==> build 22: inputs <==
==> flow/design.v <==
`timescale 1ns / 1ps
module fulladder(input wire a,b,c, output wire sum,carry);
    assign sum = a ^ b ^ c;
    assign carry = (a & b) | (b & c) | (c & a);
endmodule
module compressor_7_to_3(
    input  wire w0,w1,w2,w3,w4,w5,w6,
    output wire sum, c0, c1
);
    wire s1,s2,s3,s4,d1,d2,d3,d4;
    fulladder fa1(.a(w0), .b(w1), .c(w2), .sum(s1), .carry(d1));
    fulladder fa2(.a(w3), .b(w4), .c(w5), .sum(s2), .carry(d2));
    fulladder fa3(.a(s1), .b(s2), .c(w6), .sum(s3), .carry(d3));
    fulladder fa4(.a(d1), .b(d2), .c(d3), .sum(s4), .carry(d4));
    assign sum = s3;
    assign c0  = s4;
    assign c1  = d4;
endmodule
module array_7_to_3_compressor(
    input  wire [31:0] p0,p1,p2,p3,p4,p5,p6,
    output wire [31:0] psum, pc0, pc1
);
    genvar j;
    generate
        for(j=0; j<32; j=j+1) begin
            compressor_7_to_3 C(
                p0[j], p1[j], p2[j], p3[j], p4[j], p5[j], p6[j],
                psum[j], pc0[j], pc1[j]
            );
        end
    endgenerate
endmodule
module array_3_to_2_compressor(
    input  wire [31:0] a,b,c,
    output wire [31:0] sum, carry
);
    assign sum   = a ^ b ^ c;
    assign carry = ((a & b) | (b & c) | (c & a)) << 1;
endmodule
module han_carlson_adder(
    input  wire [31:0] a,
    input  wire [31:0] b,
    output wire [31:0] sum,
    output wire carry_out
);
    wire [31:0] g, p;
    assign g = a & b;
    assign p = a ^ b;
    wire [31:0] g1, p1;
    assign g1[0] = g[0];
    assign p1[0] = p[0];
    genvar i;
    generate
        for(i=1;i<32;i=i+1) begin
            assign g1[i] = g[i] | (p[i] & g[i-1]);
            assign p1[i] = p[i] & p[i-1];
        end
    endgenerate
    wire [31:0] g2, p2;
    assign g2[0] = g1[0];
    assign p2[0] = p1[0];
    assign g2[1] = g1[1];
    assign p2[1] = p1[1];
    generate
        for(i=2;i<32;i=i+1) begin
            assign g2[i] = g1[i] | (p1[i] & g1[i-2]);
            assign p2[i] = p1[i] & p1[i-2];
        end
    endgenerate
    wire [31:0] g3, p3;
    assign g3[0] = g2[0];
    assign p3[0] = p2[0];
    assign g3[1] = g2[1];
    assign p3[1] = p2[1];
    assign g3[2] = g2[2];
    assign p3[2] = p2[2];
    assign g3[3] = g2[3];
    assign p3[3] = p2[3];
    generate
        for(i=4;i<32;i=i+1) begin
            assign g3[i] = g2[i] | (p2[i] & g2[i-4]);
            assign p3[i] = p2[i] & p2[i-4];
        end
    endgenerate
    wire [31:0] g4, p4;
    assign g4[0] = g3[0];
    assign p4[0] = p3[0];
    assign g4[1] = g3[1];
    assign p4[1] = p3[1];
    assign g4[2] = g3[2];
    assign p4[2] = p3[2];
    assign g4[3] = g3[3];
    assign p4[3] = p3[3];
    assign g4[4] = g3[4];
    assign p4[4] = p3[4];
    assign g4[5] = g3[5];
    assign p4[5] = p3[5];
    assign g4[6] = g3[6];
    assign p4[6] = p3[6];
    assign g4[7] = g3[7];
    assign p4[7] = p3[7];
    generate
        for(i=8;i<32;i=i+1) begin
            assign g4[i] = g3[i] | (p3[i] & g3[i-8]);
            assign p4[i] = p3[i] & p3[i-8];
        end
    endgenerate
    wire [31:0] g5, p5;
    assign g5[0]  = g4[0];  assign p5[0]  = p4[0];
    assign g5[1]  = g4[1];  assign p5[1]  = p4[1];
    assign g5[2]  = g4[2];  assign p5[2]  = p4[2];
    assign g5[3]  = g4[3];  assign p5[3]  = p4[3];
    assign g5[4]  = g4[4];  assign p5[4]  = p4[4];
    assign g5[5]  = g4[5];  assign p5[5]  = p4[5];
    assign g5[6]  = g4[6];  assign p5[6]  = p4[6];
    assign g5[7]  = g4[7];  assign p5[7]  = p4[7];
    assign g5[8]  = g4[8];  assign p5[8]  = p4[8];
    assign g5[9]  = g4[9];  assign p5[9]  = p4[9];
    assign g5[10] = g4[10]; assign p5[10] = p4[10];
    assign g5[11] = g4[11]; assign p5[11] = p4[11];
    assign g5[12] = g4[12]; assign p5[12] = p4[12];
    assign g5[13] = g4[13]; assign p5[13] = p4[13];
    assign g5[14] = g4[14]; assign p5[14] = p4[14];
    assign g5[15] = g4[15]; assign p5[15] = p4[15];
    generate
        for(i=16;i<32;i=i+1) begin
            assign g5[i] = g4[i] | (p4[i] & g4[i-16]);
            assign p5[i] = p4[i] & p4[i-16];
        end
    endgenerate
    wire [31:0] carry_in; 
    assign carry_in[0] = 1'b0;
    assign carry_in[1]  = g[0];
    assign carry_in[2]  = g1[1];
    assign carry_in[3]  = g2[2];
    assign carry_in[4]  = g3[3];
    generate
        for(i=5;i<32;i=i+1) begin
            assign carry_in[i] = g5[i-1];
        end
    endgenerate
    generate
        for(i=0;i<32;i=i+1) begin
            assign sum[i] = p[i] ^ carry_in[i];
        end
    endgenerate
    assign carry_out = g5[31];
endmodule
module piped_wallace_mult(
    input wire clock, reset,
    input wire [15:0] x,y,
    output reg [31:0] prod
);
    genvar i,j;
    wire [31:0] pp[0:15];
    generate
        for(i=0; i<16; i=i+1) begin : PP_GEN
            for(j=0; j<32; j=j+1) begin : COL
                assign pp[i][j] = (j>=i && j<i+16) ? (x[j-i] & y[i]) : 1'b0;
            end
        end
    endgenerate
    wire [31:0] s0,s1,c0_0,c1_0,c02_0,c12_0;
    array_7_to_3_compressor A0(pp[0],pp[1],pp[2],pp[3],pp[4],pp[5],pp[6], s0, c0_0, c02_0);
    array_7_to_3_compressor A1(pp[7],pp[8],pp[9],pp[10],pp[11],pp[12],pp[13], s1, c1_0, c12_0);
    wire [31:0] c0  = c0_0  << 1;
    wire [31:0] c1  = c1_0  << 1;
    wire [31:0] c02 = c02_0 << 2;
    wire [31:0] c12 = c12_0 << 2;
    reg [31:0] rs0,rs1,rc0,rc1,rc02,rc12, rpp14,rpp15;
    always @(posedge clock or posedge reset)
        if(reset) begin
            rs0<=0; rs1<=0; rc0<=0; rc1<=0; rc02<=0; rc12<=0;
            rpp14<=0; rpp15<=0;
        end else begin
            rs0<=s0; rs1<=s1; rc0<=c0; rc1<=c1; rc02<=c02; rc12<=c12;
            rpp14<=pp[14]; rpp15<=pp[15];
        end
    wire [31:0] sum1,carry_1,carry_2;
    array_7_to_3_compressor A2(
        rs0,rs1,rc0,rc1,rc02,rc12,rpp14,
        sum1, carry_1, carry_2
    );
    wire [31:0] carry1 = carry_1 << 1;
    wire [31:0] carry2 = carry_2 << 2;
    reg [31:0] rsum1,rcarry1,rcarry2,rlast;
    always @(posedge clock or posedge reset)
        if(reset) begin
            rsum1<=0; rcarry1<=0; rcarry2<=0; rlast<=0;
        end else begin
            rsum1<=sum1; rcarry1<=carry1; rcarry2<=carry2;
            rlast<=rpp15;
        end
    wire [31:0] psum_1, pcarry_1, final_sum_pre, final_carry_pre;
    array_3_to_2_compressor C0(rsum1, rcarry1, rcarry2, psum_1, pcarry_1);
    array_3_to_2_compressor C1(rlast, psum_1, pcarry_1, final_sum_pre, final_carry_pre);
    reg [31:0] rsum, rcarry;
    always @(posedge clock or posedge reset)
        if(reset) begin
            rsum<=0; rcarry<=0;
        end else begin
            rsum<=final_sum_pre;
            rcarry<=final_carry_pre;
        end
    wire [31:0] final_sum;
    wire cout;
    han_carlson_adder HC(rsum, rcarry, final_sum, cout);
    always @(posedge clock or posedge reset)
        if(reset)
            prod <= 0;
        else
            prod <= final_sum;
endmodule
==> flow/run.sh <==
#!/bin/bash
# the make line also repeats each setting of config.mk as NAME=value (left out here)
make -C /OpenROAD-flow-scripts/flow DESIGN_CONFIG=/design/flow/config.mk WORK_HOME=/design/flow/orfs CLKGATE_MAP_FILE= finish
==> flow/config.mk <==
export PLATFORM = sky130hd
export DESIGN_NAME = piped_wallace_mult
export DESIGN_NICKNAME = piped_wallace_mult
export VERILOG_FILES = /design/flow/design.v
export SDC_FILE = /design/flow/constraint.sdc
export NUM_CORES = 4
export LEC_CHECK = 0
export ABC_AREA = 1
export CAP_MARGIN = 20
export CELL_PAD_IN_SITES_GLOBAL_PLACEMENT = 3
export CORE_ASPECT_RATIO = 0.55
export CORE_MARGIN = 6
export CORE_UTILIZATION = 53
export CTS_CLUSTER_DIAMETER = 170
export CTS_CLUSTER_SIZE = 36
export GPL_ROUTABILITY_DRIVEN = 0
export GPL_TIMING_DRIVEN = 0
export HOLD_SLACK_MARGIN = 0.09
export MIN_ROUTING_LAYER = met2
export PLACE_DENSITY = 0.42
export SETUP_SLACK_MARGIN = 0.5
export SLEW_MARGIN = 15
==> flow/constraint.sdc <==
create_clock -name core_clock -period 4.47 [get_ports {clock}]
set_input_delay 0.8940 -clock core_clock [delete_from_list [all_inputs] [get_ports {clock}]]
set_output_delay 0.8940 -clock core_clock [all_outputs]
set_load 0.01 [all_outputs]
==> build 35: changes against build 22 <==
- ABC_AREA: 1 -> default
- CELL_PAD_IN_SITES_GLOBAL_PLACEMENT: 3 -> default
- CORE_ASPECT_RATIO: 0.55 -> default
- CORE_MARGIN: 6 -> 2
- CORE_UTILIZATION: 53 -> 70
- CTS_CLUSTER_DIAMETER: 170 -> 31
- CTS_CLUSTER_SIZE: 36 -> default
- GPL_ROUTABILITY_DRIVEN: 0 -> default
- GPL_TIMING_DRIVEN: 0 -> default
- HOLD_SLACK_MARGIN: 0.09 -> default
- MIN_ROUTING_LAYER: met2 -> default
- PLACE_DENSITY: 0.42 -> default
- SETUP_SLACK_MARGIN: 0.5 -> -0.15
- SLEW_MARGIN: 15 -> 20
==> flow/constraint.sdc (replaced) <==
create_clock -name core_clock -period 2.24 [get_ports {clock}]
set_input_delay 0.4480 -clock core_clock [delete_from_list [all_inputs] [get_ports {clock}]]
set_output_delay 0.4480 -clock core_clock [all_outputs]
set_load 0.01 [all_outputs]
==> trial 16: changes against build 22 <==
- ABC_AREA: 1 -> 0
- CAP_MARGIN: 20 -> 35
- CELL_PAD_IN_SITES_DETAIL_PLACEMENT: default -> 1
- CELL_PAD_IN_SITES_GLOBAL_PLACEMENT: 3 -> default
- CORE_ASPECT_RATIO: 0.55 -> default
- CORE_MARGIN: 6 -> 2
- CORE_UTILIZATION: 53 -> 17
- CTS_CLUSTER_DIAMETER: 170 -> default
- CTS_CLUSTER_SIZE: 36 -> 50
- GPL_ROUTABILITY_DRIVEN: 0 -> default
- HOLD_SLACK_MARGIN: 0.09 -> default
- PLACE_DENSITY: 0.42 -> default
- PLACE_DENSITY_LB_ADDON: default -> 0.23
- SETUP_SLACK_MARGIN: 0.5 -> default
- SLEW_MARGIN: 15 -> 20
- TNS_END_PERCENT: default -> 30
==> flow/constraint.sdc (replaced) <==
create_clock -name core_clock -period 2.69 [get_ports {clock}]
set_input_delay 0.5380 -clock core_clock [delete_from_list [all_inputs] [get_ports {clock}]]
set_output_delay 0.5380 -clock core_clock [all_outputs]
set_load 0.01 [all_outputs]
==> build 1: changes against build 22 <==
- CELL_PAD_IN_SITES_GLOBAL_PLACEMENT: 3 -> default
- CORE_ASPECT_RATIO: 0.55 -> default
- CORE_MARGIN: 6 -> 2
- CORE_UTILIZATION: 53 -> 70
- CTS_CLUSTER_DIAMETER: 170 -> default
- CTS_CLUSTER_SIZE: 36 -> default
- GPL_ROUTABILITY_DRIVEN: 0 -> default
- GPL_TIMING_DRIVEN: 0 -> default
- HOLD_SLACK_MARGIN: 0.09 -> 0.3
- MIN_ROUTING_LAYER: met2 -> default
- PLACE_DENSITY: 0.42 -> default
- SETUP_SLACK_MARGIN: 0.5 -> default
- SLEW_MARGIN: 15 -> 20
==> flow/constraint.sdc (replaced) <==
create_clock -name core_clock -period 1.77 [get_ports {clock}]
set_input_delay 0.3540 -clock core_clock [delete_from_list [all_inputs] [get_ports {clock}]]
set_output_delay 0.3540 -clock core_clock [all_outputs]
set_load 0.01 [all_outputs]
==> qor summary <==
| quantity | build 22 | build 1 | trial 16 | build 35 |
|---|---|---|---|---|
| First-iteration detailed-routing DRC count | - | - | 1051 | 757 |
| Area fraction in mux cells | 0% | 0% | 0.1221% | 0.1221% |
| Diodes inserted | - | - | 15 | 0 |
| Post-synthesis cell count from yosys | 1738 | 1738 | 1324 | 1324 |
| Total stage count of the critical path | - | - | 8 | 7 |
| Number of placement rows | 49 | 58 | 117 | 57 |
| XOR/XNOR Fraction of Synth Area | 0.6767% | 0.6767% | 1.056% | 1.056% |
| Mapped Nets | 2079 | 2079 | 1665 | 1665 |
| Non-filler cells in the finished layout | - | - | 2848 | 1879 |
| Vertical extent of the die | 149.1 um | 164.9 um | 324.2 um | 161.8 um |
| Ratio of total power to cell area | - | - | 896.5 nW/um2 | 1244 nW/um2 |
| Maximum clock skew at final layout | - | - | 0.01784 ns | 0.01613 ns |
| Max cap viols | - | - | 0 | 0 |
| Post-layout worst setup margin | - | - | 0.05289 ns | -0.1184 ns |
| Critical path class | - | - | in2reg | in2reg |
| Proportion of power drawn by combinational gates | - | - | 36.8% | 34.1% |
| Count of input and output buffers | - | 65 | 65 | 65 |
| Outcome | stopped before the end | stopped before the end | complete, no violations | complete, but fails checks |
| Stage where the flow stopped | global placement without I/O | global routing | - | - |
| Layout check failures | - | - | - | negative setup slack |
| DRT Wirelength | - | - | 44380 um | 40480 um |
| FFs & Latches | - | - | 337 | 337 |
No activity file was given, so power comes from the tool's default toggle rates.
